==> flow/design.v (excerpt) <==
module fmad_fp32
  (
   input         clk,
   input         reset,
   input         req,
   input [31:0]  x,
   input [31:0]  y,
   input [31:0]  z,
   output [31:0] rslt,
   output [4:0]  flag
   );
For scale: about 340 flip-flops, about 140 I/O pins, roughly 0.052 mm² of cells after synthesis.
make LEC_CHECK=0 ABC_AREA=1 CAP_MARGIN=0 CORE_ASPECT_RATIO=0.63 CORE_MARGIN=9 CORE_UTILIZATION=59 CTS_CLUSTER_DIAMETER=261 MAX_ROUTING_LAYER=met4 PLACE_DENSITY_LB_ADDON=0.19 SLEW_MARGIN=30 finish   # period 15.1 ns
run.sh (not shown) runs the stock make flow with config.mk's settings and CLKGATE_MAP_FILE=.
The starting point produced a clean layout.
Edit:
- ABC_AREA: 1 -> not set
- CAP_MARGIN: 0 -> 20
- CORE_ASPECT_RATIO: 0.63 -> not set
- CORE_MARGIN: 9 -> 2
- CORE_UTILIZATION: 59 -> 65
- CTS_CLUSTER_DIAMETER: 261 -> not set
- MAX_ROUTING_LAYER: met4 -> not set
- PLACE_DENSITY_LB_ADDON: 0.19 -> not set
- SLEW_MARGIN: 30 -> 20
- clock period: 15.1 -> 13.6 ns (I/O delays scaled with it)
With this change the flow finished but failed the layout checks on negative setup slack.
Synthesized cell count drops by 15%.
Worst hold slack loses 0.0051 ns.
Via count drops by 9.9%.
Final cell count drops by 12%.
Utilization climbs by 8.8 points.
Final area climbs by 5.5%.
Flip-flop count stays the same.
Worst setup slack loses 2.8 ns.
Edit:
- CAP_MARGIN: 20 -> 0
- CORE_UTILIZATION: 65 -> 72
- CTS_CLUSTER_DIAMETER: not set -> 301
- CTS_CLUSTER_SIZE: not set -> 100
- PLACE_DENSITY: not set -> 0.36
- TNS_END_PERCENT: not set -> 20
- clock period: 13.6 -> 9.0 ns (I/O delays scaled with it)
This time the run aborted during global routing (5_1_grt) (GRT-0116).
Synthesized area stays the same.
Synthesized cell count is unchanged.
Die size went down by 9.6%.

* * *

## run A
fmad_fp32 again, from the RTL that the note above started with.
clock: 2.09 ns
lec_check: 0
abc_area: 1
cap_margin: 40
core_aspect_ratio: 1.34
core_margin: 2
core_utilization: 72
cts_cluster_size: 10
place_density: 0.38
setup_slack_margin: 0.59
slew_margin: 20
tns_end_percent: 5
Status(run A) = ERROR, stage = clock tree synthesis
What run B does differently from run A at the input level:
Settings: setting CTS_CLUSTER_DIAMETER to 201 for the first time; removing TNS_END_PERCENT (formerly 5); removing PLACE_DENSITY (formerly 0.38); changing CAP_MARGIN from 40 to 15; changing SETUP_SLACK_MARGIN from 0.59 to -1.03; removing CORE_ASPECT_RATIO (formerly 1.34); changing CTS_CLUSTER_SIZE from 10 to 72; changing the clock period (ns, I/O delays scaled along) from 2.09 to 10.7.
Results
Summary of run B over run A: async set-or-reset flop fraction in the synthesized netlist held; chip width went up about 15%; effective utilization at floorplan went down 0.25 points. Area fraction in full adders, half adders and majority gates: run A vs run B identical. The die size of run A and that of run B are within noise of each other. Placeable core region is lower on run A. On final estimated routing congestion in global placement, the lower figure sits with run B, not run A. As far as count of instantiated cells in the yosys netlist is concerned, run A and run B perform about the same. Run B ends up with lower y dimension of the die than run A does. Run B: aborted in global routing (tool error). Run B: pre-CTS setup slack 8.25 ns above run A. Taking run B as 1.0, run A lands at 1.3 on placed wire-length estimate after detailed placement.
### run B -> run C
Settings: clearing ABC_AREA, which used to be 1; clearing CTS_CLUSTER_DIAMETER, which used to be 201; clearing SETUP_SLACK_MARGIN, which used to be -1.03; swapping 72 for 51 in CORE_UTILIZATION; clearing CTS_CLUSTER_SIZE, which used to be 72; swapping 15 for 20 in CAP_MARGIN; swapping 10.7 for 16.8 in the clock period (ns, I/O delays scaled along).
Results
- The run showing the greater horizontal die dimension is run C.
- Comparing xor and xnor fraction of the mapped netlist area for run B and run C, the bigger number came from run C.
- Measured against run B, the die area of run C comes out at 1.4 times the reference value.
- Run C and run B ended up with roughly the same number of sinks handled by clock tree synthesis.
- Looking at the reports, run C completed the entire flow and the layout it produced met the timing, DRC and antenna checks.
- Taking run B as the reference point, the number of gates resized after cts of run C falls by 111.
- Synthesized netlist net count for run C: about 14% down relative to run B
- Run C -> run B: fraction of the mapped netlist area in adder cells flat
